<file path="flow/run.sh">
#!/bin/bash
# the make line also repeats each setting of config.mk as NAME=value (left out here)
make -C /OpenROAD-flow-scripts/flow DESIGN_CONFIG=/design/flow/config.mk WORK_HOME=/design/flow/orfs CLKGATE_MAP_FILE= finish
</file>
<file path="flow/config.mk">
export PLATFORM = sky130hd
export DESIGN_NAME = RegisterFile32Bits
export DESIGN_NICKNAME = RegisterFile32Bits
export VERILOG_FILES = /design/flow/design.v
export SDC_FILE = /design/flow/constraint.sdc
export NUM_CORES = 4
export LEC_CHECK = 0
export ABC_AREA = 1
export CAP_MARGIN = 20
export CORE_ASPECT_RATIO = 0.85
export CORE_MARGIN = 7
export CORE_UTILIZATION = 40
export GPL_ROUTABILITY_DRIVEN = 0
export GPL_TIMING_DRIVEN = 0
export SETUP_SLACK_MARGIN = 0.94
export SLEW_MARGIN = 30
export TNS_END_PERCENT = 80
</file>
<file path="flow/constraint.sdc">
create_clock -name core_clock -period 4.98 [get_ports {clk}]
set_input_delay 0.9960 -clock core_clock [delete_from_list [all_inputs] [get_ports {clk}]]
set_output_delay 0.9960 -clock core_clock [all_outputs]
set_load 0.01 [all_outputs]
</file>
<file path="flow/design.v">
module Fiveto32Decoder(Select, Wenable, Load_Out);
input [4:0] Select;
input Wenable;
output reg [31:0] Load_Out;
always@(*)
if (Wenable == 1)
case(Select)
5'h0 : Load_Out = 32'h00000001;
5'h1 : Load_Out = 32'h00000002;
5'h2 : Load_Out = 32'h00000004;
5'h3 : Load_Out = 32'h00000008;
5'h4 : Load_Out = 32'h00000010;
5'h5 : Load_Out = 32'h00000020;
5'h6 : Load_Out = 32'h00000040;
5'h7 : Load_Out = 32'h00000080;
5'h8 : Load_Out = 32'h00000100;
5'h9 : Load_Out = 32'h00000200;
5'hA : Load_Out = 32'h00000400;
5'hB : Load_Out = 32'h00000800;
5'hC : Load_Out = 32'h000001000;
5'hD : Load_Out = 32'h000002000;
5'hE : Load_Out = 32'h000004000;
5'hF : Load_Out = 32'h000008000;
5'h10 : Load_Out = 32'h00010000;
5'h11 : Load_Out = 32'h00020000;
5'h12 : Load_Out = 32'h00040000;
5'h13 : Load_Out = 32'h00080000;
5'h14 : Load_Out = 32'h00100000;
5'h15 : Load_Out = 32'h00200000;
5'h16 : Load_Out = 32'h00400000;
5'h17 : Load_Out = 32'h00800000;
5'h18 : Load_Out = 32'h01000000;
5'h19 : Load_Out = 32'h02000000;
5'h1A : Load_Out = 32'h04000000;
5'h1B : Load_Out = 32'h08000000;
5'h1C : Load_Out = 32'h10000000;
5'h1D : Load_Out = 32'h20000000;
5'h1E : Load_Out = 32'h40000000;
5'h1F : Load_Out = 32'h80000000;
default: Load_Out = 32'h00000000;
endcase
else
Load_Out <= 0;
endmodule
module Register32bit (Din, Dout, Load, Reset, clk);
input [31:0] Din;
output reg [31:0] Dout;
input Load, Reset, clk;
always@(posedge clk or posedge Reset) begin
if (Reset == 1)
Dout = 0;
else if (Load == 1)
Dout <= Din;
else
Dout <= Dout;
end
endmodule
module Mux32to1 (Reg0,Reg1,Reg2,Reg3,Reg4,Reg5,Reg6,Reg7,Reg8,Reg9,Reg10,Reg11,Reg12,Reg13,Reg14,Reg15,Reg16,Reg17,Reg18,Reg19,Reg20,Reg21,Reg22,Reg23,Reg24,Reg25,Reg26,Reg27,Reg28,Reg29,Reg30,Reg31, Select, Regout);
input [31:0]Reg0, Reg1,Reg2,Reg3,Reg4,Reg5,Reg6,Reg7,Reg8,Reg9,Reg10,Reg11,Reg12,Reg13,Reg14,Reg15,Reg16;
input [31:0]Reg17,Reg18,Reg19,Reg20,Reg21,Reg22,Reg23,Reg24,Reg25,Reg26,Reg27,Reg28,Reg29,Reg30,Reg31;
input [4:0]Select;
output reg [31:0] Regout;
always@(*)
case(Select)
5'h0: Regout <= Reg0;
5'h1: Regout <= Reg1;
5'h2: Regout <= Reg2;
5'h3: Regout <= Reg3;
5'h4: Regout <= Reg4;
5'h5: Regout <= Reg5;
5'h6: Regout <= Reg6;
5'h7: Regout <= Reg7;
5'h8: Regout <= Reg8;
5'h9: Regout <= Reg9;
5'hA: Regout <= Reg10;
5'hB: Regout <= Reg11;
5'hC: Regout <= Reg12;
5'hD: Regout <= Reg13;
5'hE: Regout <= Reg14;
5'hF: Regout <= Reg15;
5'h10: Regout <= Reg16;
5'h11: Regout <= Reg17;
5'h12: Regout <= Reg18;
5'h13: Regout <= Reg19;
5'h14: Regout <= Reg20;
5'h15: Regout <= Reg21;
5'h16: Regout <= Reg22;
5'h17: Regout <= Reg23;
5'h18: Regout <= Reg24;
5'h19: Regout <= Reg25;
5'h1A: Regout <= Reg26;
5'h1B: Regout <= Reg27;
5'h1C: Regout <= Reg28;
5'h1D: Regout <= Reg29;
5'h1E: Regout <= Reg30;
5'h1F: Regout <= Reg31;
default Regout <= 32'b0;
endcase
endmodule
module RegisterFile32Bits(DataIn,DataA,DataB,RdAddress1,RdAddress2,WrtAddress,clk,Reset,Wenable);
input[31:0]DataIn;
input clk,Reset,Wenable;
input [4:0]RdAddress1,RdAddress2,WrtAddress;
output [31:0]DataA,DataB;
wire [31:0] Load;
wire [31:0] Dout0;
wire [31:0] Dout1;
wire [31:0] Dout2;
wire [31:0] Dout3;
wire [31:0] Dout4;
wire [31:0] Dout5;
wire [31:0] Dout6;
wire [31:0] Dout7;
wire [31:0] Dout8;
wire [31:0] Dout9;
wire [31:0] Dout10;
wire [31:0] Dout11;
wire [31:0] Dout12;
wire [31:0] Dout13;
wire [31:0] Dout14;
wire [31:0] Dout15;
wire [31:0] Dout16;
wire [31:0] Dout17;
wire [31:0] Dout18;
wire [31:0] Dout19;
wire [31:0] Dout20;
wire [31:0] Dout21;
wire [31:0] Dout22;
wire [31:0] Dout23;
wire [31:0] Dout24;
wire [31:0] Dout25;
wire [31:0] Dout26;
wire [31:0] Dout27;
wire [31:0] Dout28;
wire [31:0] Dout29;
wire [31:0] Dout30;
wire [31:0] Dout31;
Fiveto32Decoder u00 (WrtAddress,Wenable,Load);
Register32bit uu0 (DataIn, Dout0, Load[0], Reset, clk);
Register32bit uu1 (DataIn, Dout1, Load[1], Reset, clk);
Register32bit uu2 (DataIn, Dout2, Load[2], Reset, clk);
Register32bit uu3 (DataIn, Dout3, Load[3], Reset, clk);
Register32bit uu4 (DataIn, Dout4, Load[4], Reset, clk);
Register32bit uu5 (DataIn, Dout5, Load[5], Reset, clk);
Register32bit uu6 (DataIn, Dout6, Load[6], Reset, clk);
Register32bit uu7 (DataIn, Dout7, Load[7], Reset, clk);
Register32bit uu8 (DataIn, Dout8, Load[8], Reset, clk);
Register32bit uu9 (DataIn, Dout9, Load[9], Reset, clk);
Register32bit uu10 (DataIn, Dout10, Load[10], Reset, clk);
Register32bit uu11 (DataIn, Dout11, Load[11], Reset, clk);
Register32bit uu12 (DataIn, Dout12, Load[12], Reset, clk);
Register32bit uu13 (DataIn, Dout13, Load[13], Reset, clk);
Register32bit uu14 (DataIn, Dout14, Load[14], Reset, clk);
Register32bit uu15 (DataIn, Dout15, Load[15], Reset, clk);
Register32bit uu16 (DataIn, Dout16, Load[16], Reset, clk);
Register32bit uu17 (DataIn, Dout17, Load[17], Reset, clk);
Register32bit uu18 (DataIn, Dout18, Load[18], Reset, clk);
Register32bit uu19 (DataIn, Dout19, Load[19], Reset, clk);
Register32bit uu20 (DataIn, Dout20, Load[20], Reset, clk);
Register32bit uu21 (DataIn, Dout21, Load[21], Reset, clk);
Register32bit uu22 (DataIn, Dout22, Load[22], Reset, clk);
Register32bit uu23 (DataIn, Dout23, Load[23], Reset, clk);
Register32bit uu24 (DataIn, Dout24, Load[24], Reset, clk);
Register32bit uu25 (DataIn, Dout25, Load[25], Reset, clk);
Register32bit uu26 (DataIn, Dout26, Load[26], Reset, clk);
Register32bit uu27 (DataIn, Dout27, Load[27], Reset, clk);
Register32bit uu28 (DataIn, Dout28, Load[28], Reset, clk);
Register32bit uu29 (DataIn, Dout29, Load[29], Reset, clk);
Register32bit uu30 (DataIn, Dout30, Load[30], Reset, clk);
Register32bit uu31 (DataIn, Dout31, Load[31], Reset, clk);
Mux32to1 um1(Dout0,Dout1,Dout2,Dout3,Dout4,Dout5,Dout6,Dout7,Dout8,Dout9,Dout10,Dout11,Dout12,Dout13,Dout14,Dout15,Dout16,Dout17,Dout18,Dout19,Dout20,Dout21,Dout22,Dout23,Dout24,Dout25,Dout26,Dout27,Dout28,Dout29,Dout30,Dout31,RdAddress1, DataA);
Mux32to1 um2(Dout0,Dout1,Dout2,Dout3,Dout4,Dout5,Dout6,Dout7,Dout8,Dout9,Dout10,Dout11,Dout12,Dout13,Dout14,Dout15,Dout16,Dout17,Dout18,Dout19,Dout20,Dout21,Dout22,Dout23,Dout24,Dout25,Dout26,Dout27,Dout28,Dout29,Dout30,Dout31,RdAddress2, DataB);
endmodule 
</file>
==> flow_summary_export.csv, run 1 <==
group,metric,value,unit
floorplanning,die_w,421.0,um
global_route,grt_pass1_vias,58990,
synthesis,yosysTopAreaCellShare,45.50,%
setup_path,slowest_stage,"clkdlybuf4s50_1",
setup_path,endpoint,"DataB[23]",
final_timing,rsz0062_at_grt,"true",
cts,ctsHtreeMaxLevel,3,
setup_path,crit_chain,"buf_6 -> inv_2 -> nand2_4 -> nor2_4 -> buf_4 -> buf_4 -> clkbuf_4 -> nand3_1 -> nand2_1 -> nor2_2 -> nand2_1 -> nor2_1 -> nand3_1 -> clkdlybuf4s50_1",
placed_design,dp_cells,9996,
final_layout,syn2layout_area_growth,20.65,%
pwr,p_leak,34.12,nW
floorplanning,pin_count,114,
cts,clk_transition_reported_paths,0.06,ns
cts,cts_buffers,113,
cts,worstSkewPairLatency,0.75,ns
final_timing,final_max_slew_viol_count,0,
final_timing,hold_violations,0,
synthesis,avgSynthCellArea,7.060,um^2
pwr,pg_clk,9.03,mW
pwr,p_int,16.66,mW
floorplanning,fp-row-count,126,
synthesis,mux_share,0,%
synthesis,ys_async_sr_fraction,100.0,%
synthesis,ys.flop_type,"dfrtp_1",
placed_design,hpwlAfterDp,242100,um
global_route,overflow,0,
setup_path,ff2ff_path_depth,2,
setup_path,critical-path-max-stage-delay,0.55,ns
setup_path,worst-path-buf-inv,6,
synthesis,edf_count,0,
hold_path,hold_path.startpoint,"uu10.Dout[5]",
synthesis,synth_xor_xnor_area_share,0,%
synthesis,yosysCellCount,7977,
synthesis,ys_seq_share,45.50,%
cts,clock-sinks,1024,
setup_path,worstSetupStartpoint,"RdAddress2[3]",
route,postRouteAntennaNets,0,
final_layout,fillers,13950,
setup_path,startpoint_type,"input pin",
synthesis,synth-seq-cells,1024,
global_route,track_usage,38.54,%
setup_path,cp.arrival,3.30,ns
pwr,vdd_drop_max,0.0003139,V
cts,postCtsHoldBufs,0,
synthesis,synth.distinct_cells,20,
pwr,combinationalPowerShare,18.4,%
pwr,p_per_area,369.7,nW/um^2
run_status,status,"no timing/DRC/antenna violations",
setup_path,critical_path_class,"in2out",
pwr,switching_share,33.69,%
placed_design,port_buffers,111,
route,dr.pass1.iters,14,
final_timing,finalClockPeriodUsage,86.33,%
cts,cts_tree,"yes",
synthesis,syn-cell-area,56320,um^2
route,route.vias.total,66700,
final_layout,fin_nets,8376,
synthesis,yosysTopAreaCell,"dfrtp_1",
final_timing,worst_pin_slew,1.143,ns
synthesis,netlist_instances,7977,
floorplanning,dieArea,151500,um^2
final_timing,layout_min_cycle_time,4.299,ns
global_route,grt_pass1_wl,430100,um
floorplanning,fp_util,40.41,%
pwr,pwr-share-clk,36.0,%
route,drtIter0Drc,13060,
job,cap_violations,0,
synthesis,netlist_top_cells_area,"dfrtp_1 45%, nand2_1 15%, nand3_1 10%",
pwr,switchingPower,8.464,mW
hold_path,holdPathStages,2,
final_timing,clock_skew,0,ns
pwr,p_seq,11.5,mW
final_layout,final_cells,10280,
setup_path,endpoint_kind,"output pin",
synthesis,netlist_top_cells_count,"2221 x nand2_1, 1140 x nand3_1, 1024 x dfrtp_1",
global_route,antenna_found_initial,3,
route,drt-total-wl,309800,um
hold_path,holdCritPathClass,"reg2reg",
setup_path,timing.rr.start,"uu17.Dout[30]",
pwr,maxPowerGroup,"registers",
synthesis,ys_area,56320,um^2
floorplanning,dieHeight,360.0,um
setup_path,cp_max_fo,10,
floorplanning,core,139400,um^2
final_timing,slew_headroom,23.78,%
synthesis,synth_nets,8027,
hold_path,hold_end,"uu10.Dout[5]",
cts,clockBufferDepth,3,
route,drcViolationCount,0,
synthesis,simple_gate_area_share,39.13,%
synthesis,yosysMostFrequentCell,"nand2_1",
global_route,grt_max_degree,32,
cts,cts_root_buf,"clkbuf_16",
route,viasPerCell,6.489,
setup_path,critPathTopFamily,"buffers and inverters",
route,wl_per_cell,30.14,um
pwr,power,25.12,mW
synthesis,synth-compound-area-share,9.402,%
setup_path,rr_endpoint,"uu17.Dout[30]",
final_layout,fin_util,48.76,%
pwr,p_comb,4.62,mW
final_timing,finalSetupViolations,0,
synthesis,synth-adder-area-share,0,%
synthesis,ys_warn_count,3,
synthesis,top_logic_kind,"simple AND/OR/NAND/NOR gates",
setup_path,rrSetupSlack,4.09,ns
pwr,seqPwrFrac,45.6,%
setup_path,worstPathRequired,3.98,ns
job,warning_count,29,
setup_path,cp.depth,14,
final_timing,max_freq,232.6,MHz
-- stage by stage --
stage | setup TNS [ns] | setup slack (ns) | instance area (um^2) | hold slack (ns)
floorplan | - | -10.13 | 56330 | 0.4746
global placement | - | -17.05 | 59760 | 0.4888
detailed placement | -64.26 | -1.287 | 60970 | 0.4965
CTS | 0 | 0.7349 | 67510 | 0.5114
global route | 0 | 0.6730 | 67930 | 0.5316
finish | 0 | 0.6806 | 67950 | 0.5096
-- metal layers --
layer | GRT usage, % | vias up | part of all wire [%]
met5 | 0.4715 | - | 0.084
met4 | 25.96 | 7 | 9.0
met3 | 19.87 | 1150 | 19
met2 | 46.33 | 5975 | 35
met1 | 52.28 | 31950 | 37
li1 | - | 27620 | -
-- repair_timing --
item | in CTS | in global routing
pin swaps | 36 | 33
gates cloned | 1 | 0
endpoints found under the setup margin | 64 | 64
setup buffers | 65 | 5
gates resized | 933 | 244
-- layout make-up --
cell class	instances	area, um^2	area share, %
multi-input cells	6087	28260	41.59
well taps	1856	2322	3.418
repair buffers	234	2939	4.325
diodes	7	17.52	0.02578
clock buffers	169	3431	5.049
inverters	119	473.0	0.6960
flip-flops and latches	1024	25620	37.71
clock inverters	36	436.7	0.6426
plain buffers	747	4446	6.542
==> inputs of run 2 (changes only) <==
Settings changed: ABC_AREA 1 to default, CORE_ASPECT_RATIO 0.85 to default, CORE_MARGIN 7 to 2, CORE_UTILIZATION 40 to 65, CTS_CLUSTER_DIAMETER from default to 354, GPL_ROUTABILITY_DRIVEN 0 to default, GPL_TIMING_DRIVEN 0 to default, SETUP_SLACK_MARGIN 0.94 to -0.29, SLEW_MARGIN 30 to 20, TNS_END_PERCENT 80 to default.
Clock period 4.98 ns to 3.81 ns, I/O delays scaled along.
==> run 2 against run 1 <==
Effect of this change:
- the layout now fails its checks (negative setup slack)
- clock skew is the same
- critical endpoint is now DataB[27]
- sequential share of layout area rose by 1.3 points
- final area shrank 3.4%
==> flow_summary_export.csv, run 2 <==
group,metric,value,unit
final_timing,finalClockPeriodUsage,110.3,%
final_layout,syn2layout_area_growth,21.22,%
final_layout,final_cells,6530,
synthesis,yosysTopAreaCell,"dfrtp_1",
setup_path,critPathTopFamily,"buffers and inverters",
hold_path,holdCritPathClass,"reg2reg",
setup_path,cp.depth,11,
cts,clock-sinks,1024,
floorplanning,core,82240,um^2
global_route,overflow,0,
pwr,pg_clk,11.2,mW
cts,cts_buffers,107,
synthesis,syn-cell-area,54130,um^2
setup_path,crit_chain,"clkdlybuf4s50_1 -> buf_12 -> and2_4 -> buf_4 -> buf_12 -> nand3_1 -> nand4_1 -> nor4_1 -> a21oi_1 -> buf_4 -> clkdlybuf4s50_1",
cts,cts_tree,"yes",
placed_design,port_buffers,113,
synthesis,synth_nets,5207,
setup_path,rrSetupSlack,2.88,ns
synthesis,netlist_instances,5157,
pwr,power,31.70,mW
placed_design,dp_cells,6283,
pwr,p_seq,15.1,mW
final_layout,fillers,5216,
final_layout,fin_area,65620,um^2
final_layout,comb_area,26840,um^2
setup_path,slowest_stage,"clkdlybuf4s50_1",
cts,postCtsHoldBufs,0,
job,cap_violations,0,
floorplanning,fp-row-count,105,
synthesis,ys_seq_share,47.34,%
setup_path,cp_max_fo,17,
global_route,track_usage,57.35,%
run_status,failed_checks,"negative setup slack",
pwr,p_int,22.31,mW
final_timing,max_freq,238.0,MHz
synthesis,ys_area,54130,um^2
setup_path,critical_path_class,"in2out",
final_timing,rsz0062_at_grt,"true",
route,wl_per_cell,38.28,um
floorplanning,dieArea,85610,um^2
setup_path,endpoint,"DataB[27]",
synthesis,synth_xor_xnor_area_share,0,%
placed_design,hpwlAfterDp,148400,um
final_timing,worst_hold_slack,0.5250,ns
route,route.vias.total,53240,
pwr,p_per_area,483.1,nW/um^2
cts,cts_root_buf,"clkbuf_16",
synthesis,yosysCellCount,5157,
pwr,vdd_drop_max,0.0004418,V
global_route,grt_max_degree,166,
route,viasPerCell,8.154,
placed_design,place_ws,-0.8424,ns
synthesis,netlist_top_cells_area,"dfrtp_1 47%, mux2_2 21%, nand3_1 12%",
pwr,p_leak,28.84,nW
final_timing,final_max_slew_viol_count,0,
final_timing,worst_slack,-0.3926,ns
job,warning_count,38,
hold_path,hold_end,"uu3.Dout[24]",
setup_path,endpoint_kind,"output pin",
pwr,switchingPower,9.386,mW
pwr,p_comb,5.45,mW
pwr,maxPowerGroup,"registers",
route,postRouteAntennaNets,0,
final_layout,fin_util,79.79,%
synthesis,synth-adder-area-share,0,%
synthesis,ys_warn_count,3,
setup_path,rr_endpoint,"uu21.Dout[23]",
run_status,status,"failed layout checks",
final_timing,worst_pin_slew,1.160,ns
setup_path,ff2ff_path_depth,1,
final_layout,regArea,25620,um^2
synthesis,synth-compound-area-share,5.755,%
setup_path,startpoint_type,"input pin",
floorplanning,pin_count,114,
pwr,combinationalPowerShare,17.2,%
final_timing,finalSetupViolations,57,
synthesis,top_logic_kind,"multiplexers",
pwr,seqPwrFrac,47.6,%
pwr,switching_share,29.61,%
pwr,pwr-share-clk,35.2,%
setup_path,critical-path-max-stage-delay,0.52,ns
synthesis,synth.distinct_cells,62,
global_route,grt_pass1_wl,355900,um
synthesis,netlist_top_cells_count,"1299 x nand3_1, 1028 x mux2_2, 1024 x dfrtp_1",
setup_path,worst-path-buf-inv,6,
final_timing,layout_min_cycle_time,4.203,ns
route,drcViolationCount,0,
route,drt-total-wl,250000,um
setup_path,timing.rr.start,"uu21.Dout[23]",
global_route,grt_pass1_vias,51430,
synthesis,edf_count,0,
floorplanning,dieHeight,292.6,um
final_layout,fin_nets,5410,
floorplanning,fp_util,65.82,%
synthesis,ys.flop_type,"dfrtp_1",
setup_path,cp.arrival,3.44,ns
route,drtIter0Drc,10640,
cts,worstSkewPairLatency,0.70,ns
synthesis,mux_share,21.78,%
hold_path,holdPathStages,1,
final_timing,tns,-12.97,ns
setup_path,worstSetupStartpoint,"RdAddress2[0]",
synthesis,yosysTopAreaCellShare,47.34,%
setup_path,worstPathRequired,3.05,ns
global_route,antenna_found_initial,9,
synthesis,yosysMostFrequentCell,"nand3_1",
synthesis,simple_gate_area_share,20.71,%
final_timing,clock_skew,0,ns
hold_path,hold_path.startpoint,"uu3.Dout[24]",
cts,clk_transition_reported_paths,0.06,ns
placed_design,placed_area,60980,um^2
route,dr.pass1.iters,13,
final_timing,hold_violations,0,
synthesis,avgSynthCellArea,10.50,um^2
cts,clockBufferDepth,3,
final_timing,slew_headroom,22.40,%
synthesis,synth-seq-cells,1024,
cts,ctsHtreeMaxLevel,3,
placed_design,finalWeightedCongestion,1.073,
floorplanning,die_w,292.6,um
synthesis,ys_async_sr_fraction,100.0,%
run 2: cell type report:
| class | count | share of cell area [%] |
|---|---|---|
| flip-flops and latches | 1024 | 39.05 |
| diodes | 10 | 0.03814 |
| well taps | 1070 | 2.040 |
| inverters | 7 | 0.05148 |
| repair buffers | 692 | 12.29 |
| multi-input cells | 3528 | 40.91 |
| clock buffers | 153 | 4.670 |
| clock inverters | 46 | 0.9496 |
run 2: routing by layer:
metal	routed length, um	up-vias	track usage, %
li1	-	20000	-
met1	81330	25480	72.50
met2	94550	5712	75.41
met3	47960	2042	27.91
met4	26030	10	42.60
met5	117	-	0.3403
run 2: repair_timing:
action | 4_1_cts | 5_1_grt
cloned | 5 | 2
endpoints found under the hold margin | 0 | 0
endpoints found under the setup margin | 63 | 50
buffers inserted | 28 | 12
pin swaps | 15 | 19
gates resized | 139 | 67
==> inputs of run 3 (changes only) <==
Settings changed: ABC_AREA from default to 0, CAP_MARGIN 20 to 40, CELL_PAD_IN_SITES_GLOBAL_PLACEMENT from default to 0, CORE_ASPECT_RATIO from default to 0.77, CORE_UTILIZATION 65 to 72, CTS_CLUSTER_DIAMETER 354 to default, CTS_CLUSTER_SIZE from default to 32, HOLD_SLACK_MARGIN from default to 0.28, MAX_ROUTING_LAYER from default to met5, PLACE_DENSITY_LB_ADDON from default to 0.14, SETUP_SLACK_MARGIN -0.29 to -0.66, SLEW_MARGIN 20 to 15.
Clock period 3.81 ns to 8.19 ns, I/O delays scaled along.
==> run 3 against run 2 <==
Effect of this change:
- the run now finishes clean
- clock power shrank 57%
- final cell count shrank 6.9%
- register-to-register slack gained 4.4 ns
- critical endpoint is now DataB[23]
- sequential share of layout area grew 3.3 points
- critical path type unchanged
- largest cell class unchanged
- global-route usage grew 3.1 points
==> flow_summary_export.csv, run 3 <==
group,metric,value,unit
final_timing,max_freq,138.9,MHz
synthesis,ys_seq_share,47.34,%
setup_path,cp.depth,8,
pwr,vdd_drop_max,0.0002396,V
job,cap_violations,0,
hold_path,hold_end,"uu3.Dout[24]",
setup_path,worstPathRequired,6.55,ns
global_route,overflow,0,
route,wl_per_cell,38.81,um
cts,cts_tree,"yes",
placed_design,port_buffers,113,
setup_path,crit_chain,"clkdlybuf4s50_1 -> nor2b_4 -> buf_12 -> and3_1 -> a221o_1 -> nor4_1 -> a21oi_1 -> clkdlybuf4s50_1",
final_timing,finalSetupViolations,0,
synthesis,yosysTopAreaCell,"dfrtp_1",
setup_path,endpoint_kind,"output pin",
route,drt-total-wl,236000,um
hold_path,holdCritPathClass,"reg2reg",
synthesis,synth-compound-area-share,5.755,%
hold_path,hold_path.startpoint,"uu3.Dout[24]",
final_timing,hold_violations,0,
pwr,maxPowerGroup,"registers",
final_layout,fin_nets,5047,
final_timing,layout_min_cycle_time,7.200,ns
cts,cts_buffers,97,
floorplanning,fp-row-count,88,
cts,worstSkewPairLatency,0.70,ns
final_timing,tns,0,ns
run_status,status,"no timing/DRC/antenna violations",
placed_design,placed_area,56910,um^2
floorplanning,fp_util,72.51,%
pwr,pg_clk,4.86,mW
setup_path,endpoint,"DataB[23]",
route,viasPerCell,8.563,
route,drtIter0Drc,11880,
synthesis,yosysTopAreaCellShare,47.34,%
job,warning_count,60,
route,postRouteAntennaNets,0,
final_layout,fin_area,60570,um^2
cts,clk_transition_reported_paths,0.06,ns
final_layout,fillers,4531,
synthesis,yosysCellCount,5157,
final_timing,rsz0062_at_grt,"false",
synthesis,mux_share,21.78,%
pwr,p_comb,2.36,mW
global_route,track_usage,60.45,%
synthesis,ys_warn_count,3,
route,route.vias.total,52070,
pwr,pwr-share-clk,34.2,%
global_route,antenna_found_initial,22,
cts,cts_resized,0,
pwr,p_leak,26.03,nW
cts,post-cts-setup-buffer-count,0,
floorplanning,dieArea,77410,um^2
setup_path,cp_max_fo,49,
pwr,p_seq,7.00,mW
cts,clock-sinks,1024,
setup_path,rr_endpoint,"uu0.Dout[24]",
floorplanning,die_w,316.5,um
setup_path,critPathTopFamily,"buffers and inverters",
setup_path,timing.rr.start,"uu0.Dout[24]",
cts,postCtsHoldBufs,0,
cts,cts_root_buf,"clkbuf_16",
setup_path,critical_path_class,"in2out",
synthesis,simple_gate_area_share,20.71,%
setup_path,slowest_stage,"clkdlybuf4s50_1",
setup_path,worstSetupStartpoint,"RdAddress2[4]",
synthesis,yosysMostFrequentCell,"nand3_1",
setup_path,crit_path_frequent_cell,"clkdlybuf4s50_1",
pwr,seqPwrFrac,49.2,%
floorplanning,pin_count,114,
global_route,grt_pass1_wl,339300,um
synthesis,avgSynthCellArea,10.50,um^2
final_timing,final_max_slew_viol_count,0,
route,dr.pass1.iters,14,
synthesis,synth.distinct_cells,62,
synthesis,synth-adder-area-share,0,%
final_timing,slew_headroom,23.58,%
synthesis,synth_nets,5207,
pwr,switchingPower,4.262,mW
placed_design,hpwlAfterDp,132600,um
synthesis,ys_area,54130,um^2
pwr,switching_share,29.98,%
cts,ctsHtreeMaxLevel,3,
synthesis,ys_async_sr_fraction,100.0,%
final_timing,clock_skew,0,ns
synthesis,netlist_top_cells_count,"1299 x nand3_1, 1028 x mux2_2, 1024 x dfrtp_1",
setup_path,rrSetupSlack,7.23,ns
global_route,grt_max_degree,188,
final_timing,finalClockPeriodUsage,87.91,%
cts,clockBufferDepth,3,
setup_path,worst-path-buf-inv,3,
global_route,grt_pass1_vias,50410,
synthesis,edf_count,0,
setup_path,startpoint_type,"input pin",
synthesis,synth-seq-cells,1024,
final_timing,worst_hold_slack,0.5316,ns
synthesis,netlist_top_cells_area,"dfrtp_1 47%, mux2_2 21%, nand3_1 12%",
pwr,combinationalPowerShare,16.6,%
synthesis,synth_xor_xnor_area_share,0,%
setup_path,cp.arrival,5.56,ns
synthesis,ys.flop_type,"dfrtp_1",
hold_path,holdPathStages,1,
floorplanning,dieHeight,244.6,um
synthesis,syn-cell-area,54130,um^2
final_layout,syn2layout_area_growth,11.88,%
setup_path,critical-path-max-stage-delay,0.90,ns
placed_design,finalWeightedCongestion,1.019,
final_timing,worst_pin_slew,1.146,ns
synthesis,netlist_instances,5157,
pwr,p_per_area,234.7,nW/um^2
floorplanning,core,74650,um^2
route,drcViolationCount,0,
setup_path,ff2ff_path_depth,1,
pwr,p_int,9.955,mW
synthesis,top_logic_kind,"multiplexers",
-- run 3: metal layers --
layer  wire [um]  global-route usage [%]
met1       76270                   75.46
met2       86080                   75.30
met3       49150                   37.26
met4       24340                   43.77
met5         142                  0.5051
-- run 3: stage by stage --
step                      utilization [%]  setup WS [ns]  power, mW  instances
after global placement              75.05          1.396      9.074       5824
after CTS                           80.71          1.294      13.97       6052
after floorplan                         -         -7.562      8.211       5157
after detailed placement            76.23          1.310      9.233       5874
final                               81.13         0.9899      14.22       6081
after global routing                81.10          1.132      14.53       6071
-- run 3: final cells by class --
type | instances | area, um^2 | share of cell area, %
clock buffer | 135 | 2811 | 4.642
sequential | 1024 | 25620 | 42.31
multi-input combinational | 3528 | 26450 | 43.67
timing repair buffer | 339 | 3840 | 6.340
clock inverter | 43 | 535.5 | 0.8842
antenna | 15 | 37.54 | 0.06198
tap | 990 | 1239 | 2.045
inverter | 7 | 30.03 | 0.04958
==> inputs of run 4 (changes only) <==
Settings changed: ABC_AREA 0 to default, CAP_MARGIN 40 to 20, CELL_PAD_IN_SITES_GLOBAL_PLACEMENT 0 to default, CORE_ASPECT_RATIO 0.77 to default, CORE_UTILIZATION 72 to 50, CTS_CLUSTER_SIZE 32 to default, HOLD_SLACK_MARGIN 0.28 to default, MAX_ROUTING_LAYER met5 to default, PLACE_DENSITY_LB_ADDON 0.14 to default, SETUP_SLACK_MARGIN -0.66 to 1.28, SLEW_MARGIN 15 to 20.
Clock period 8.19 ns to 6.81 ns, I/O delays scaled along.
==> run 4 against run 3 <==
Effect of this change:
- largest power group unchanged
- register-to-register slack worse by 1.3 ns
- clock skew unchanged
- power increased by 25%
- global-route usage is 16 points lower
- synthesized cell count is the same
- utilization decreased by 23 points
- final cell count up 8.0%
- critical endpoint unchanged
- non-clock buffer count is 49 higher
- setup slack better by 0.22 ns
- combinational power up about 20%
==> flow_summary_export.csv, run 4 <==
group,metric,value,unit
setup_path,critPathTopFamily,"buffers and inverters",
global_route,track_usage,44.59,%
job,cap_violations,0,
synthesis,netlist_instances,5157,
final_layout,syn2layout_area_growth,14.61,%
cts,clock-sinks,1024,
hold_path,holdCritPathClass,"reg2reg",
placed_design,dp_cells,6311,
floorplanning,core,107200,um^2
synthesis,ys_async_sr_fraction,100.0,%
cts,cts_root_buf,"clkbuf_16",
route,viasPerCell,7.678,
pwr,p_int,12.49,mW
setup_path,startpoint_type,"input pin",
final_timing,worst_pin_slew,1.231,ns
placed_design,finalWeightedCongestion,0.9528,
pwr,power,17.80,mW
cts,clockBufferDepth,3,
cts,cts_tree,"yes",
synthesis,synth-adder-area-share,0,%
synthesis,yosysCellCount,5157,
synthesis,ys_area,54130,um^2
final_timing,worst_hold_slack,0.5276,ns
setup_path,rr_endpoint,"uu5.Dout[26]",
synthesis,yosysTopAreaCellShare,47.34,%
route,drt-total-wl,253700,um
setup_path,worstPathRequired,5.45,ns
cts,cts_buffers,113,
pwr,p_leak,26.62,nW
placed_design,placed_area,57420,um^2
final_timing,clock_skew,0,ns
floorplanning,fp_util,50.50,%
global_route,grt_max_degree,177,
job,warning_count,37,
final_timing,rsz0062_at_grt,"false",
synthesis,synth_nets,5207,
pwr,seqPwrFrac,47.2,%
synthesis,mux_share,21.78,%
setup_path,timing.rr.start,"uu5.Dout[26]",
setup_path,critical_path_class,"in2out",
placed_design,place_ws,0.5582,ns
final_timing,worst_slack,1.213,ns
pwr,combinationalPowerShare,16.0,%
route,dr.pass1.iters,9,
synthesis,synth_xor_xnor_area_share,0,%
route,drtIter0Drc,8838,
synthesis,ys_warn_count,3,
final_timing,hold_violations,0,
pwr,pwr-share-clk,36.8,%
final_layout,final_cells,6565,
synthesis,simple_gate_area_share,20.71,%
cts,worstSkewPairLatency,0.72,ns
synthesis,netlist_top_cells_count,"1299 x nand3_1, 1028 x mux2_2, 1024 x dfrtp_1",
setup_path,slowest_stage,"clkdlybuf4s50_1",
final_timing,finalSetupViolations,0,
setup_path,crit_path_frequent_cell,"buf_4",
placed_design,hpwlAfterDp,144200,um
cts,postCtsHoldBufs,0,
synthesis,ys_seq_share,47.34,%
setup_path,worst-path-buf-inv,5,
final_timing,max_freq,178.7,MHz
global_route,overflow,0,
pwr,p_per_area,286.9,nW/um^2
final_timing,final_max_slew_viol_count,0,
cts,clk_transition_reported_paths,0.06,ns
global_route,antenna_found_initial,16,
global_route,grt_pass1_wl,356900,um
synthesis,top_logic_kind,"multiplexers",
synthesis,syn-cell-area,54130,um^2
pwr,vdd_drop_max,0.0002320,V
route,wl_per_cell,38.64,um
route,drcViolationCount,0,
setup_path,crit_chain,"clkdlybuf4s15_2 -> buf_4 -> nor2b_4 -> buf_4 -> buf_16 -> and3_1 -> a221o_1 -> nor4_1 -> a21oi_1 -> clkdlybuf4s50_1",
setup_path,cp_max_fo,41,
setup_path,worstSetupStartpoint,"RdAddress2[4]",
pwr,p_seq,8.41,mW
final_timing,layout_min_cycle_time,5.597,ns
setup_path,endpoint_kind,"output pin",
run_status,status,"no timing/DRC/antenna violations",
hold_path,hold_end,"uu3.Dout[27]",
floorplanning,die_w,333.0,um
floorplanning,dieArea,110900,um^2
pwr,maxPowerGroup,"registers",
synthesis,avgSynthCellArea,10.50,um^2
synthesis,synth.distinct_cells,62,
setup_path,ff2ff_path_depth,1,
floorplanning,fp-row-count,120,
hold_path,holdPathStages,1,
setup_path,cp.depth,10,
synthesis,yosysMostFrequentCell,"nand3_1",
floorplanning,dieHeight,333.0,um
synthesis,synth-compound-area-share,5.755,%
synthesis,synth-seq-cells,1024,
final_timing,finalClockPeriodUsage,82.18,%
final_layout,fin_area,62040,um^2
pwr,p_comb,2.84,mW
final_layout,regArea,25620,um^2
setup_path,rrSetupSlack,5.93,ns
synthesis,ys.flop_type,"dfrtp_1",
pwr,switchingPower,5.302,mW
pwr,switching_share,29.79,%
setup_path,cp.arrival,4.23,ns
synthesis,edf_count,0,
final_layout,comb_area,26660,um^2
setup_path,critical-path-max-stage-delay,0.65,ns
synthesis,netlist_top_cells_area,"dfrtp_1 47%, mux2_2 21%, nand3_1 12%",
final_layout,fillers,9190,
floorplanning,pin_count,114,
pwr,pg_clk,6.55,mW
route,route.vias.total,50400,
hold_path,hold_path.startpoint,"uu3.Dout[27]",
placed_design,port_buffers,113,
synthesis,yosysTopAreaCell,"dfrtp_1",
final_timing,slew_headroom,17.78,%
setup_path,endpoint,"DataB[23]",
route,postRouteAntennaNets,0,
final_layout,fin_nets,5114,
cts,ctsHtreeMaxLevel,3,
global_route,grt_pass1_vias,47630,
==> run 4: final cells by class <==
type	count	share of cell area, %
Multi-Input combinational cell	3530	42.96
Sequential cell	1024	41.30
Timing Repair Buffer	388	6.548
Clock buffer	161	5.302
Tap cell	1403	2.829
Clock inverter	45	0.9761
Inverter	7	0.04840
Antenna cell	7	0.02823
==> run 4: what timing repair did <==
action / in CTS / in global routing
pin swaps: 11 / 2
cloned: 8 / 1
setup buffers: 27 / 2
setup endpoints to repair: 64 / 42
resized: 77 / 19
==> run 4: metal layers <==
layer	vias up	share of wire [%]	global-route usage, %
met5	-	0.079	0.2171
met4	20	7.9	27.75
met3	1340	16	18.68
met2	4680	39	60.25
met1	25000	37	58.77
li1	19370	-	-
==> run 4: stage by stage <==
step                      utilization [%]  TNS (ns)
after floorplan                         -  -8873.92
after global placement              53.53         0
after global routing                57.86         0
final                               57.87         0
after CTS                           57.76         0
after detailed placement            53.56         0
==> inputs of run 5 (changes only) <==
Settings changed: ABC_AREA from default to 1, CAP_MARGIN 20 to 0, GPL_TIMING_DRIVEN from default to 0, MIN_ROUTING_LAYER from default to met2, PLACE_DENSITY_LB_ADDON from default to 0.11, SETUP_SLACK_MARGIN 1.28 to default.
Clock period 6.81 ns to 7.0 ns, I/O delays scaled along.
==> run 5 against run 4 <==
Effect of this change:
- the run now fails in global routing (5_1_grt)
- die size up 4.0%
- synthesized cell count up 55%
- area after synthesis grew 4.0%
==> flow_summary_export.csv, run 5 <==
group,metric,value,unit
placed_design,hpwlAfterDp,255500,um
run_status,lastStage,"global routing (5_1_grt)",
synthesis,synth-seq-cells,1024,
synthesis,ys_area,56320,um^2
floorplanning,dieHeight,339.6,um
synthesis,yosysCellCount,7977,
synthesis,yosysMostFrequentCell,"nand2_1",
synthesis,top_logic_kind,"simple AND/OR/NAND/NOR gates",
floorplanning,core,112000,um^2
run_status,error_line,"[ERROR GRT-0116] Global routing finished with congestion. Check the congestion regions in the DRC Viewer.",
placed_design,place_ws,-0.3368,ns
synthesis,synth_xor_xnor_area_share,0,%
synthesis,ys_warn_count,3,
synthesis,mux_share,0,%
synthesis,ys_seq_share,45.50,%
synthesis,synth-compound-area-share,9.402,%
cts,clockBufferDepth,3,
run_status,status,"aborted with a tool error",
synthesis,ys_async_sr_fraction,100.0,%
floorplanning,dieArea,115300,um^2
floorplanning,pin_count,114,
floorplanning,fp_util,50.27,%
synthesis,synth.distinct_cells,20,
synthesis,synth_nets,8027,
synthesis,netlist_instances,7977,
synthesis,avgSynthCellArea,7.060,um^2
placed_design,port_buffers,111,
synthesis,netlist_top_cells_area,"dfrtp_1 45%, nand2_1 15%, nand3_1 10%",
synthesis,synth-adder-area-share,0,%
synthesis,simple_gate_area_share,39.13,%
global_route,track_usage,95.36,%
floorplanning,die_w,339.6,um
synthesis,netlist_top_cells_count,"2221 x nand2_1, 1140 x nand3_1, 1024 x dfrtp_1",
cts,clock-sinks,1024,
cts,cts_buffers,117,
synthesis,yosysTopAreaCellShare,45.50,%
synthesis,edf_count,0,
synthesis,syn-cell-area,56320,um^2
cts,ctsHtreeMaxLevel,3,
synthesis,ys.flop_type,"dfrtp_1",
cts,postCtsHoldBufs,0,
cts,cts_root_buf,"clkbuf_16",
global_route,overflow,3557,
floorplanning,fp-row-count,123,
synthesis,yosysTopAreaCell,"dfrtp_1",
placed_design,finalWeightedCongestion,1.365,
-- run 5: repair_timing --
item / CTS
setup endpoints to repair: 21
cloned: 0
resized: 7
buffers inserted: 0
-- run 5: metal layers --
metal	GRT usage, %	overflow
met1	-	-
met2	92.22	347
met3	109.0	2682
met4	80.36	200
met5	92.48	328
-- run 5: metrics by stage --
step                cell area (um^2)  setup TNS [ns]  instances  hold WS [ns]
CTS                            64420               0       9851        0.5104
global placement               59310               -       9588        0.4900
floorplan                      56330        -8718.27       7977        0.4746
detailed placement             60240          -2.301       9629        0.4959
==> inputs of run 6 (changes only) <==
Settings changed: ABC_AREA 1 to default, CAP_MARGIN 0 to 20, CORE_UTILIZATION 50 to 52, GPL_TIMING_DRIVEN 0 to default, MIN_ROUTING_LAYER met2 to default, PLACE_DENSITY_LB_ADDON 0.11 to default.
Clock period 7.0 ns to 4.18 ns, I/O delays scaled along.
==> run 6 against run 5 <==
Effect of this change:
- synthesized cell count is 35% lower
- die size is 7.5% lower
- area after synthesis is 3.9% lower
- now fails the layout checks on negative setup slack
==> flow_summary_export.csv, run 6 <==
group,metric,value,unit
route,viasPerCell,7.465,
pwr,p_comb,4.98,mW
placed_design,hpwlAfterDp,158400,um
setup_path,cp_max_fo,8,
setup_path,slowest_stage,"nor3_4",
setup_path,worst-path-buf-inv,6,
setup_path,timing.rr.start,"uu19.Dout[3]",
final_timing,finalSetupViolations,1,
synthesis,edf_count,0,
global_route,grt_max_degree,118,
cts,clockBufferDepth,3,
synthesis,synth_nets,5207,
synthesis,ys_async_sr_fraction,100.0,%
job,cap_violations,0,
pwr,pg_clk,10.6,mW
setup_path,ff2ff_path_depth,1,
setup_path,rrSetupSlack,3.30,ns
pwr,p_int,20.62,mW
setup_path,crit_chain,"dlygate4sd2_1 -> buf_6 -> buf_8 -> nor3_4 -> bufbuf_16 -> and2_2 -> buf_12 -> a22oi_1 -> nand4_1 -> o32a_1 -> clkdlybuf4s15_2",
pwr,p_per_area,437.4,nW/um^2
final_timing,worst_hold_slack,0.5284,ns
setup_path,endpoint_kind,"output pin",
final_timing,final_max_slew_viol_count,0,
floorplanning,fp-row-count,118,
synthesis,top_logic_kind,"multiplexers",
synthesis,synth-compound-area-share,5.755,%
pwr,seqPwrFrac,46.9,%
synthesis,yosysTopAreaCell,"dfrtp_1",
synthesis,ys_area,54130,um^2
setup_path,worstSetupStartpoint,"RdAddress1[1]",
cts,clk_transition_reported_paths,0.06,ns
synthesis,netlist_instances,5157,
synthesis,ys_seq_share,47.34,%
synthesis,simple_gate_area_share,20.71,%
placed_design,finalWeightedCongestion,1.007,
setup_path,worstPathRequired,3.34,ns
synthesis,ys.flop_type,"dfrtp_1",
setup_path,startpoint_type,"input pin",
setup_path,critPathTopFamily,"buffers and inverters",
final_timing,hold_violations,0,
synthesis,avgSynthCellArea,10.50,um^2
pwr,combinationalPowerShare,17.0,%
floorplanning,dieHeight,326.7,um
global_route,antenna_found_initial,6,
route,drt-total-wl,259500,um
pwr,power,29.28,mW
synthesis,yosysMostFrequentCell,"nand3_1",
cts,cts_buffers,112,
synthesis,synth.distinct_cells,62,
hold_path,holdCritPathClass,"reg2reg",
synthesis,synth_xor_xnor_area_share,0,%
final_timing,layout_min_cycle_time,4.226,ns
setup_path,rr_endpoint,"uu19.Dout[3]",
route,drcViolationCount,0,
route,postRouteAntennaNets,0,
global_route,grt_pass1_vias,49770,
pwr,switching_share,29.59,%
pwr,switchingPower,8.662,mW
synthesis,mux_share,21.78,%
synthesis,netlist_top_cells_count,"1299 x nand3_1, 1028 x mux2_2, 1024 x dfrtp_1",
run_status,failed_checks,"negative setup slack",
synthesis,netlist_top_cells_area,"dfrtp_1 47%, mux2_2 21%, nand3_1 12%",
route,drtIter0Drc,7896,
job,warning_count,31,
final_timing,clock_skew,0,ns
hold_path,hold_end,"uu9.Dout[29]",
route,dr.pass1.iters,7,
cts,worstSkewPairLatency,0.71,ns
global_route,track_usage,47.80,%
synthesis,ys_warn_count,3,
placed_design,port_buffers,113,
setup_path,critical_path_class,"in2out",
final_timing,max_freq,236.6,MHz
final_layout,fin_nets,5489,
final_layout,fin_util,64.77,%
synthesis,synth-adder-area-share,0,%
synthesis,synth-seq-cells,1024,
run_status,status,"failed layout checks",
global_route,grt_pass1_wl,366900,um
pwr,maxPowerGroup,"registers",
route,route.vias.total,51610,
final_timing,worst_slack,-0.04628,ns
cts,clock-sinks,1024,
pwr,p_leak,29.35,nW
final_timing,slew_headroom,21.08,%
floorplanning,dieArea,106700,um^2
hold_path,hold_path.startpoint,"uu9.Dout[29]",
floorplanning,core,103300,um^2
setup_path,endpoint,"DataA[17]",
pwr,vdd_drop_max,0.0005058,V
pwr,p_seq,13.7,mW
final_timing,finalClockPeriodUsage,101.1,%
hold_path,holdPathStages,1,
pwr,pwr-share-clk,36.1,%
cts,cts_root_buf,"clkbuf_16",
placed_design,place_ws,-0.6520,ns
setup_path,cp.arrival,3.39,ns
synthesis,yosysTopAreaCellShare,47.34,%
final_timing,worst_pin_slew,1.184,ns
global_route,overflow,0,
route,wl_per_cell,37.53,um
floorplanning,die_w,326.7,um
setup_path,cp.depth,11,
synthesis,yosysCellCount,5157,
synthesis,syn-cell-area,54130,um^2
floorplanning,pin_count,114,
cts,ctsHtreeMaxLevel,3,
setup_path,critical-path-max-stage-delay,0.38,ns
cts,cts_tree,"yes",
floorplanning,fp_util,52.38,%
final_layout,syn2layout_area_growth,23.65,%
run 6: stage by stage:
stage          instance area, um^2  cells  setup TNS, ns
4_1_cts                      66690   6901              0
3_3_place_gp                 61730   6650         -25.65
3_5_place_dp                 61730   6650         -25.32
6_report                     66940   6914       -0.04628
5_1_grt                      66930   6909       -0.02433
2_1_floorplan                54140   5157              -
run 6: cell type report:
| cell class | count | area, um^2 |
|---|---|---|
| Fill cell | 8346 | 36410 |
| Multi-Input combinational cell | 3531 | 26970 |
| Sequential cell | 1024 | 25620 |
| Timing Repair Buffer | 763 | 8691 |
| Clock buffer | 161 | 3279 |
| Tap cell | 1380 | 1727 |
| Clock inverter | 43 | 601.8 |
| Inverter | 7 | 33.78 |
| Antenna cell | 5 | 12.51 |
run 6: repair_timing:
item,4_1_cts,5_1_grt
setup buffers,35,7
pin swaps,30,25
cloned,14,1
resized,183,71
hold buffers,0,0
endpoints found under the setup margin,64,46
run 6: routing by layer:
metal / up-vias / routed length [um] / share of wire [%] / global-route usage [%]
met5: - / 69 / 0.027 / 0
met4: 10 / 20260 / 7.8 / 29.51
met3: 1246 / 39050 / 15 / 18.32
met2: 4494 / 104600 / 40 / 66.22
met1: 25700 / 95490 / 37 / 62.93
li1: 20170 / - / - / -
==> inputs of run 7 (changes only) <==
Settings changed: ABC_AREA from default to 0, CAP_MARGIN 20 to 15, CELL_PAD_IN_SITES_DETAIL_PLACEMENT from default to 2, CELL_PAD_IN_SITES_GLOBAL_PLACEMENT from default to 1, CORE_ASPECT_RATIO from default to 0.77, CORE_MARGIN 2 to 5, CORE_UTILIZATION 52 to 46, CTS_CLUSTER_SIZE from default to 63, GPL_ROUTABILITY_DRIVEN from default to 0, MAX_ROUTING_LAYER from default to met5, PLACE_DENSITY_LB_ADDON from default to 0.14, SETUP_SLACK_MARGIN from default to 1.71, SLEW_MARGIN 20 to 40.
Clock period 4.18 ns to 8.38 ns, I/O delays scaled along.
==> run 7 against run 6 <==
Effect of this change:
- now clean on timing, DRC and antenna
- count of clock-buffer cells in the layout is 1 lower
- register-to-register slack better by 4.2 ns
- die size increased by 17%
- largest cell class unchanged
- largest power group unchanged
==> flow_summary_export.csv, run 7 <==
group,metric,value,unit
synthesis,ys.flop_type,"dfrtp_1",
floorplanning,dieHeight,311.0,um
hold_path,hold_end,"uu5.Dout[0]",
final_timing,layout_min_cycle_time,6.922,ns
synthesis,synth_nets,5207,
synthesis,yosysMostFrequentCell,"nand3_1",
cts,cts_tree,"yes",
pwr,p_int,10.15,mW
cts,ctsHtreeMaxLevel,3,
cts,worstSkewPairLatency,0.77,ns
floorplanning,die_w,400.9,um
setup_path,rrSetupSlack,7.46,ns
pwr,p_leak,26.20,nW
cts,clockBufferDepth,3,
setup_path,critical-path-max-stage-delay,0.94,ns
route,drcViolationCount,0,
setup_path,worstSetupStartpoint,"RdAddress2[4]",
hold_path,holdPathStages,1,
route,postRouteAntennaNets,0,
pwr,switchingPower,4.850,mW
pwr,p_per_area,243.2,nW/um^2
synthesis,synth-seq-cells,1024,
setup_path,startpoint_type,"input pin",
global_route,grt_pass1_vias,56590,
setup_path,critPathTopFamily,"buffers and inverters",
global_route,track_usage,48.08,%
run_status,status,"no timing/DRC/antenna violations",
pwr,seqPwrFrac,46.7,%
floorplanning,pin_count,114,
final_timing,finalSetupViolations,0,
pwr,p_comb,2.50,mW
floorplanning,dieArea,124700,um^2
synthesis,top_logic_kind,"multiplexers",
placed_design,hpwlAfterDp,162400,um
synthesis,edf_count,0,
final_timing,finalClockPeriodUsage,82.60,%
setup_path,cp.depth,8,
final_layout,fin_area,61660,um^2
pwr,switching_share,32.34,%
hold_path,hold_path.startpoint,"uu5.Dout[0]",
global_route,antenna_found_initial,23,
route,dr.pass1.iters,6,
placed_design,port_buffers,113,
synthesis,ys_seq_share,47.34,%
cts,clk_transition_reported_paths,0.07,ns
synthesis,synth_xor_xnor_area_share,0,%
synthesis,netlist_top_cells_count,"1299 x nand3_1, 1028 x mux2_2, 1024 x dfrtp_1",
final_timing,max_freq,144.5,MHz
pwr,power,15.00,mW
final_timing,clock_skew,0,ns
final_layout,fin_nets,5029,
final_timing,final_max_slew_viol_count,0,
synthesis,netlist_instances,5157,
hold_path,holdCritPathClass,"reg2reg",
synthesis,netlist_top_cells_area,"dfrtp_1 47%, mux2_2 21%, nand3_1 12%",
setup_path,cp_max_fo,14,
setup_path,worst-path-buf-inv,3,
job,cap_violations,0,
route,viasPerCell,8.152,
setup_path,endpoint_kind,"output pin",
synthesis,mux_share,21.78,%
setup_path,timing.rr.start,"uu0.Dout[2]",
floorplanning,fp-row-count,110,
job,warning_count,50,
setup_path,rr_endpoint,"uu0.Dout[2]",
pwr,pwr-share-clk,36.7,%
final_layout,syn2layout_area_growth,13.90,%
route,drtIter0Drc,8985,
synthesis,synth.distinct_cells,62,
cts,cts_root_buf,"clkbuf_16",
setup_path,worstPathRequired,6.70,ns
setup_path,endpoint,"DataB[23]",
synthesis,synth-compound-area-share,5.755,%
cts,clock-sinks,1024,
pwr,pg_clk,5.50,mW
synthesis,yosysTopAreaCell,"dfrtp_1",
cts,cts_buffers,107,
pwr,vdd_drop_max,0.0002269,V
synthesis,syn-cell-area,54130,um^2
setup_path,crit_path_frequent_cell,"clkdlybuf4s50_1",
global_route,overflow,0,
setup_path,critical_path_class,"in2out",
final_timing,slew_headroom,22.96,%
setup_path,slowest_stage,"nor3_1",
global_route,grt_pass1_wl,437600,um
pwr,maxPowerGroup,"registers",
synthesis,ys_area,54130,um^2
route,route.vias.total,54400,
synthesis,synth-adder-area-share,0,%
placed_design,placed_area,57130,um^2
final_timing,rsz0062_at_grt,"true",
synthesis,ys_warn_count,3,
route,wl_per_cell,46.85,um
synthesis,yosysCellCount,5157,
setup_path,cp.arrival,5.25,ns
synthesis,avgSynthCellArea,10.50,um^2
final_layout,fillers,11160,
synthesis,ys_async_sr_fraction,100.0,%
floorplanning,core,116900,um^2
setup_path,ff2ff_path_depth,1,
pwr,p_seq,7.00,mW
floorplanning,fp_util,46.33,%
synthesis,yosysTopAreaCellShare,47.34,%
final_timing,worst_pin_slew,1.147,ns
setup_path,crit_chain,"clkdlybuf4s50_1 -> buf_4 -> nor3_1 -> o21ai_0 -> o2111ai_1 -> nor4_1 -> a21oi_1 -> clkdlybuf4s50_1",
synthesis,simple_gate_area_share,20.71,%
pwr,combinationalPowerShare,16.6,%
global_route,grt_max_degree,154,
route,drt-total-wl,312600,um
final_timing,hold_violations,0,
[run 7: metal layers]
metal / vias to the layer above / global-route usage [%] / part of all wire (%)
li1: 19230 / - / -
met1: 27710 / 59.95 / 35
met2: 5513 / 66.07 / 40
met3: 1925 / 20.25 / 15
met4: 16 / 35.92 / 8.9
met5: - / 0.5721 / 0.052
[run 7: area by class of cell]
type | instances | area (um^2) | share of cell area (%)
well taps | 1568 | 1962 | 3.182
repair buffers | 305 | 3333 | 5.406
clock buffers | 160 | 3281 | 5.321
multi-input cells | 3534 | 26760 | 43.40
clock inverters | 41 | 585.6 | 0.9497
flip-flops and latches | 1024 | 25620 | 41.56
diodes | 34 | 85.08 | 0.1380
inverters | 7 | 30.03 | 0.04870
[run 7: timing repair]
action                     CTS  global route
resized                     47            25
hold buffers                 0             0
pin swaps                    4             2
setup endpoints to repair   64            35
setup buffers                8             4
gates cloned                 8             2
[run 7: through the flow]
step           instances  worst slack (ns)   TNS, ns  hold WS [ns]  util, %
2_1_floorplan       5157            -7.410  -7587.77        0.4800        -
3_3_place_gp        6396             1.155         0        0.4987    48.58
3_5_place_dp        6412             1.087         0        0.5156    48.89
4_1_cts             6629             1.674         0        0.5297    52.48
5_1_grt             6644             1.582         0        0.5514    52.70
6_report            6673             1.458         0        0.5328    52.77
==> inputs of run 8 (changes only) <==
Settings changed: ABC_AREA 0 to default, CAP_MARGIN 15 to 20, CELL_PAD_IN_SITES_DETAIL_PLACEMENT 2 to default, CELL_PAD_IN_SITES_GLOBAL_PLACEMENT 1 to default, CORE_ASPECT_RATIO 0.77 to default, CORE_MARGIN 5 to 2, CORE_UTILIZATION 46 to 71, CTS_CLUSTER_DIAMETER from default to 37, CTS_CLUSTER_SIZE 63 to 22, GPL_ROUTABILITY_DRIVEN 0 to default, HOLD_SLACK_MARGIN from default to 0.29, MAX_ROUTING_LAYER met5 to default, PLACE_DENSITY_LB_ADDON 0.14 to default, SETUP_SLACK_MARGIN 1.71 to 0.95, SLEW_MARGIN 40 to 20.
Clock period 8.38 ns to 3.81 ns, I/O delays scaled along.
==> run 8 against run 7 <==
Effect of this change:
- the run now fails in global routing (5_1_grt)
- area after synthesis is the same
- die size decreased by 37%
- synthesized cell count stayed put
==> flow_summary_export.csv, run 8 <==
group,metric,value,unit
synthesis,simple_gate_area_share,20.71,%
run_status,status,"aborted with a tool error",
synthesis,synth_nets,5207,
floorplanning,fp-row-count,101,
synthesis,yosysTopAreaCell,"dfrtp_1",
synthesis,netlist_top_cells_count,"1299 x nand3_1, 1028 x mux2_2, 1024 x dfrtp_1",
synthesis,ys.flop_type,"dfrtp_1",
global_route,overflow,191,
synthesis,mux_share,21.78,%
synthesis,synth.distinct_cells,62,
run_status,error_line,"[ERROR GRT-0232] Routing congestion too high. Check the congestion heatmap in the GUI.",
synthesis,synth-seq-cells,1024,
placed_design,port_buffers,113,
synthesis,top_logic_kind,"multiplexers",
floorplanning,die_w,280.1,um
synthesis,avgSynthCellArea,10.50,um^2
synthesis,synth-compound-area-share,5.755,%
floorplanning,core,75700,um^2
placed_design,finalWeightedCongestion,1.041,
synthesis,netlist_instances,5157,
synthesis,synth-adder-area-share,0,%
placed_design,hpwlAfterDp,151700,um
cts,clock-sinks,1024,
synthesis,ys_area,54130,um^2
floorplanning,dieHeight,280.1,um
synthesis,yosysMostFrequentCell,"nand3_1",
synthesis,ys_async_sr_fraction,100.0,%
run_status,lastStage,"global routing (5_1_grt)",
synthesis,syn-cell-area,54130,um^2
synthesis,yosysCellCount,5157,
floorplanning,pin_count,114,
synthesis,edf_count,0,
synthesis,synth_xor_xnor_area_share,0,%
cts,cts_root_buf,"clkbuf_16",
cts,cts_buffers,149,
synthesis,yosysTopAreaCellShare,47.34,%
floorplanning,dieArea,78470,um^2
synthesis,ys_warn_count,3,
floorplanning,fp_util,71.51,%
synthesis,ys_seq_share,47.34,%
global_route,track_usage,86.02,%
cts,ctsHtreeMaxLevel,4,
cts,clockBufferDepth,3,
placed_design,placed_area,61020,um^2
synthesis,netlist_top_cells_area,"dfrtp_1 47%, mux2_2 21%, nand3_1 12%",
run 8: stage by stage:
stage,setup WS [ns],instances
4_1_cts,0.06810,6714
3_5_place_dp,-0.8499,6241
3_3_place_gp,-1.368,6240
2_1_floorplan,-11.07,5157
run 8: timing repair:
action	in CTS
cloned	49
setup endpoints to repair	64
resized	652
setup buffers	147
hold buffers	0
pin swaps	188
run 8: per-layer routing:
layer | overflow | global-route usage, %
met5 | 0 | 60.73
met4 | 74 | 82.89
met3 | 12 | 78.09
met2 | 101 | 95.84
met1 | 4 | 86.25
==> inputs of run 9 (changes only) <==
Settings changed: ABC_AREA from default to 0, CELL_PAD_IN_SITES_DETAIL_PLACEMENT from default to 2, CORE_ASPECT_RATIO from default to 0.85, CORE_MARGIN 2 to 6, CORE_UTILIZATION 71 to 40, CTS_CLUSTER_DIAMETER 37 to default, CTS_CLUSTER_SIZE 22 to default, GPL_ROUTABILITY_DRIVEN from default to 1, GPL_TIMING_DRIVEN from default to 0, HOLD_SLACK_MARGIN 0.29 to default, SETUP_SLACK_MARGIN 0.95 to 0.94, SLEW_MARGIN 20 to 15, TNS_END_PERCENT from default to 90.
Clock period 3.81 ns to 4.98 ns, I/O delays scaled along.
==> run 9 against run 8 <==
Effect of this change:
- die size increased by 84%
- the flow again stops in global routing (5_1_grt)
- area after synthesis unchanged
- synthesized cell count did not move
==> flow_summary_export.csv, run 9 <==
group,metric,value,unit
synthesis,ys.flop_type,"dfrtp_1",
synthesis,avgSynthCellArea,10.50,um^2
synthesis,mux_share,21.78,%
run_status,lastStage,"global routing (5_1_grt)",
synthesis,ys_area,54130,um^2
synthesis,synth-seq-cells,1024,
floorplanning,fp_util,40.62,%
placed_design,port_buffers,110,
synthesis,netlist_instances,5157,
synthesis,top_logic_kind,"multiplexers",
synthesis,netlist_top_cells_area,"dfrtp_1 47%, mux2_2 21%, nand3_1 12%",
cts,ctsHtreeMaxLevel,3,
synthesis,syn-cell-area,54130,um^2
synthesis,ys_async_sr_fraction,100.0,%
synthesis,synth.distinct_cells,62,
floorplanning,pin_count,114,
synthesis,synth_nets,5207,
synthesis,ys_warn_count,3,
cts,postCtsHoldBufs,0,
synthesis,synth-compound-area-share,5.755,%
synthesis,ys_seq_share,47.34,%
cts,clockBufferDepth,3,
synthesis,yosysCellCount,5157,
placed_design,hpwlAfterDp,327500,um
synthesis,synth-adder-area-share,0,%
cts,clock-sinks,1024,
synthesis,simple_gate_area_share,20.71,%
floorplanning,die_w,411.0,um
floorplanning,fp-row-count,123,
synthesis,netlist_top_cells_count,"1299 x nand3_1, 1028 x mux2_2, 1024 x dfrtp_1",
placed_design,finalWeightedCongestion,1.171,
synthesis,edf_count,0,
floorplanning,dieArea,144300,um^2
run_status,status,"aborted with a tool error",
synthesis,yosysTopAreaCellShare,47.34,%
synthesis,synth_xor_xnor_area_share,0,%
cts,cts_buffers,111,
floorplanning,dieHeight,351.2,um
synthesis,yosysMostFrequentCell,"nand3_1",
cts,cts_root_buf,"clkbuf_16",
floorplanning,core,133300,um^2
synthesis,yosysTopAreaCell,"dfrtp_1",
[run 9: timing repair]
action	4_1_cts
setup endpoints to repair	64
setup buffers	48
gates cloned	6
resized	1089
pin swaps	56
[run 9: through the flow]
step           setup WS (ns)  hold slack [ns]  cells  total power, mW  cell area (um^2)
2_1_floorplan         -10.13           0.4800   5157            13.50             54140
3_3_place_gp          -17.34           0.5040   7017            16.13             57430
3_5_place_dp          -2.290           0.5068   7149            16.67             60020
4_1_cts               0.4457           0.4887   7411            26.51             68240
==> inputs of run 10 (changes only) <==
Settings changed: CAP_MARGIN 20 to 15, CELL_PAD_IN_SITES_DETAIL_PLACEMENT 2 to default, CELL_PAD_IN_SITES_GLOBAL_PLACEMENT from default to 0, CORE_ASPECT_RATIO 0.85 to 0.77, CORE_MARGIN 6 to 2, CORE_UTILIZATION 40 to 68, CTS_CLUSTER_SIZE from default to 63, GPL_ROUTABILITY_DRIVEN 1 to default, GPL_TIMING_DRIVEN 0 to default, MAX_ROUTING_LAYER from default to met5, PLACE_DENSITY_LB_ADDON from default to 0.14, SETUP_SLACK_MARGIN 0.94 to -0.66, SLEW_MARGIN 15 to 20, TNS_END_PERCENT 90 to default.
Clock period 4.98 ns to 8.55 ns, I/O delays scaled along.
==> run 10 against run 9 <==
Effect of this change:
- now clean on timing, DRC and antenna
- die size fell by 43%
- area after synthesis did not move
- synthesized cell count did not move
==> flow_summary_export.csv, run 10 <==
group,metric,value,unit
final_timing,worst_pin_slew,1.296,ns
pwr,p_leak,25.48,nW
setup_path,worstSetupStartpoint,"RdAddress1[1]",
setup_path,slowest_stage,"clkdlybuf4s50_1",
final_timing,worst_slack,0.7913,ns
final_layout,comb_area,26450,um^2
pwr,maxPowerGroup,"registers",
hold_path,holdCritPathClass,"reg2reg",
synthesis,synth-adder-area-share,0,%
synthesis,yosysCellCount,5157,
hold_path,holdPathStages,1,
synthesis,ys_seq_share,47.34,%
run_status,status,"no timing/DRC/antenna violations",
final_layout,final_cells,6075,
setup_path,endpoint,"DataA[5]",
final_layout,syn2layout_area_growth,9.837,%
final_timing,hold_violations,0,
cts,cts_tree,"yes",
route,dr.pass1.iters,13,
synthesis,synth.distinct_cells,62,
pwr,p_int,9.549,mW
pwr,vdd_drop_max,0.0002471,V
setup_path,cp.arrival,6.05,ns
setup_path,timing.rr.start,"uu5.Dout[0]",
setup_path,startpoint_type,"input pin",
route,drtIter0Drc,11120,
pwr,power,13.57,mW
floorplanning,die_w,325.5,um
placed_design,finalWeightedCongestion,1.006,
job,cap_violations,0,
setup_path,rr_endpoint,"uu5.Dout[0]",
setup_path,crit_path_frequent_cell,"clkdlybuf4s50_1",
final_timing,rsz0062_at_grt,"false",
final_timing,layout_min_cycle_time,7.759,ns
cts,clock-sinks,1024,
global_route,grt_pass1_vias,48920,
synthesis,mux_share,21.78,%
global_route,track_usage,55.43,%
setup_path,critPathTopFamily,"buffers and inverters",
cts,cts_resized,0,
pwr,p_seq,6.71,mW
synthesis,synth_xor_xnor_area_share,0,%
pwr,pg_clk,4.68,mW
synthesis,avgSynthCellArea,10.50,um^2
synthesis,synth_nets,5207,
synthesis,yosysTopAreaCell,"dfrtp_1",
route,route.vias.total,51100,
cts,clk_transition_reported_paths,0.06,ns
setup_path,endpoint_kind,"output pin",
placed_design,port_buffers,113,
pwr,combinationalPowerShare,16.1,%
final_layout,fin_area,59460,um^2
final_timing,worst_hold_slack,0.5296,ns
synthesis,ys.flop_type,"dfrtp_1",
route,postRouteAntennaNets,0,
final_layout,regArea,25620,um^2
final_timing,max_freq,128.9,MHz
cts,cts_buffers,100,
final_timing,finalSetupViolations,0,
pwr,switching_share,29.65,%
pwr,p_per_area,228.3,nW/um^2
cts,postCtsHoldBufs,0,
synthesis,ys_area,54130,um^2
floorplanning,core,78600,um^2
synthesis,yosysTopAreaCellShare,47.34,%
hold_path,hold_path.startpoint,"uu23.Dout[28]",
final_timing,clock_skew,0,ns
route,viasPerCell,8.411,
floorplanning,dieHeight,251.6,um
setup_path,ff2ff_path_depth,1,
hold_path,hold_end,"uu23.Dout[28]",
route,drt-total-wl,230900,um
final_timing,tns,0,ns
synthesis,netlist_top_cells_count,"1299 x nand3_1, 1028 x mux2_2, 1024 x dfrtp_1",
floorplanning,fp_util,68.87,%
global_route,overflow,0,
setup_path,worstPathRequired,6.84,ns
setup_path,crit_chain,"clkdlybuf4s50_1 -> and3b_4 -> buf_4 -> and2_1 -> a2111oi_2 -> nand3_1 -> o32a_1 -> clkdlybuf4s50_1",
setup_path,worst-path-buf-inv,3,
final_timing,final_max_slew_viol_count,0,
global_route,grt_pass1_wl,331800,um
synthesis,ys_async_sr_fraction,100.0,%
placed_design,dp_cells,5888,
cts,clockBufferDepth,3,
synthesis,netlist_instances,5157,
route,drcViolationCount,0,
placed_design,placed_area,56030,um^2
final_layout,fillers,5463,
final_timing,finalClockPeriodUsage,90.74,%
route,wl_per_cell,38.00,um
setup_path,critical-path-max-stage-delay,1.04,ns
synthesis,ys_warn_count,3,
cts,worstSkewPairLatency,0.70,ns
setup_path,cp.depth,8,
floorplanning,dieArea,81900,um^2
setup_path,cp_max_fo,25,
placed_design,hpwlAfterDp,127900,um
job,warning_count,46,
pwr,p_comb,2.18,mW
pwr,switchingPower,4.024,mW
setup_path,rrSetupSlack,7.68,ns
cts,ctsHtreeMaxLevel,3,
pwr,pwr-share-clk,34.5,%
global_route,antenna_found_initial,9,
synthesis,netlist_top_cells_area,"dfrtp_1 47%, mux2_2 21%, nand3_1 12%",
final_timing,slew_headroom,13.62,%
pwr,seqPwrFrac,49.4,%
synthesis,top_logic_kind,"multiplexers",
setup_path,critical_path_class,"in2out",
synthesis,simple_gate_area_share,20.71,%
cts,post-cts-setup-buffer-count,0,
final_layout,fin_nets,4982,
synthesis,synth-seq-cells,1024,
placed_design,place_ws,1.182,ns
synthesis,yosysMostFrequentCell,"nand3_1",
final_layout,fin_util,75.65,%
synthesis,edf_count,0,
synthesis,synth-compound-area-share,5.755,%
floorplanning,fp-row-count,90,
cts,cts_root_buf,"clkbuf_16",
global_route,grt_max_degree,183,
floorplanning,pin_count,114,
synthesis,syn-cell-area,54130,um^2
## run 10: routing by layer
layer  vias to the layer above  GRT usage (%)  part of all wire, %
li1                      19060              -                    -
met1                     24450          70.95                   33
met2                      5751          71.70                   37
met3                      1814          29.32                   20
met4                        14          37.89                  9.2
met5                         -          1.469                 0.10
## run 10: area by class of cell
cell class              instances  share of cell area, %
clock inverters                35                 0.7449
multi-input cells            3528                  44.49
diodes                         12                0.05050
repair buffers                271                  4.352
inverters                       7                0.05050
clock buffers                 140                  4.989
flip-flops and latches       1024                  43.10
well taps                    1058                  2.226
No activity file was given, so power comes from the tool's default toggle rates.
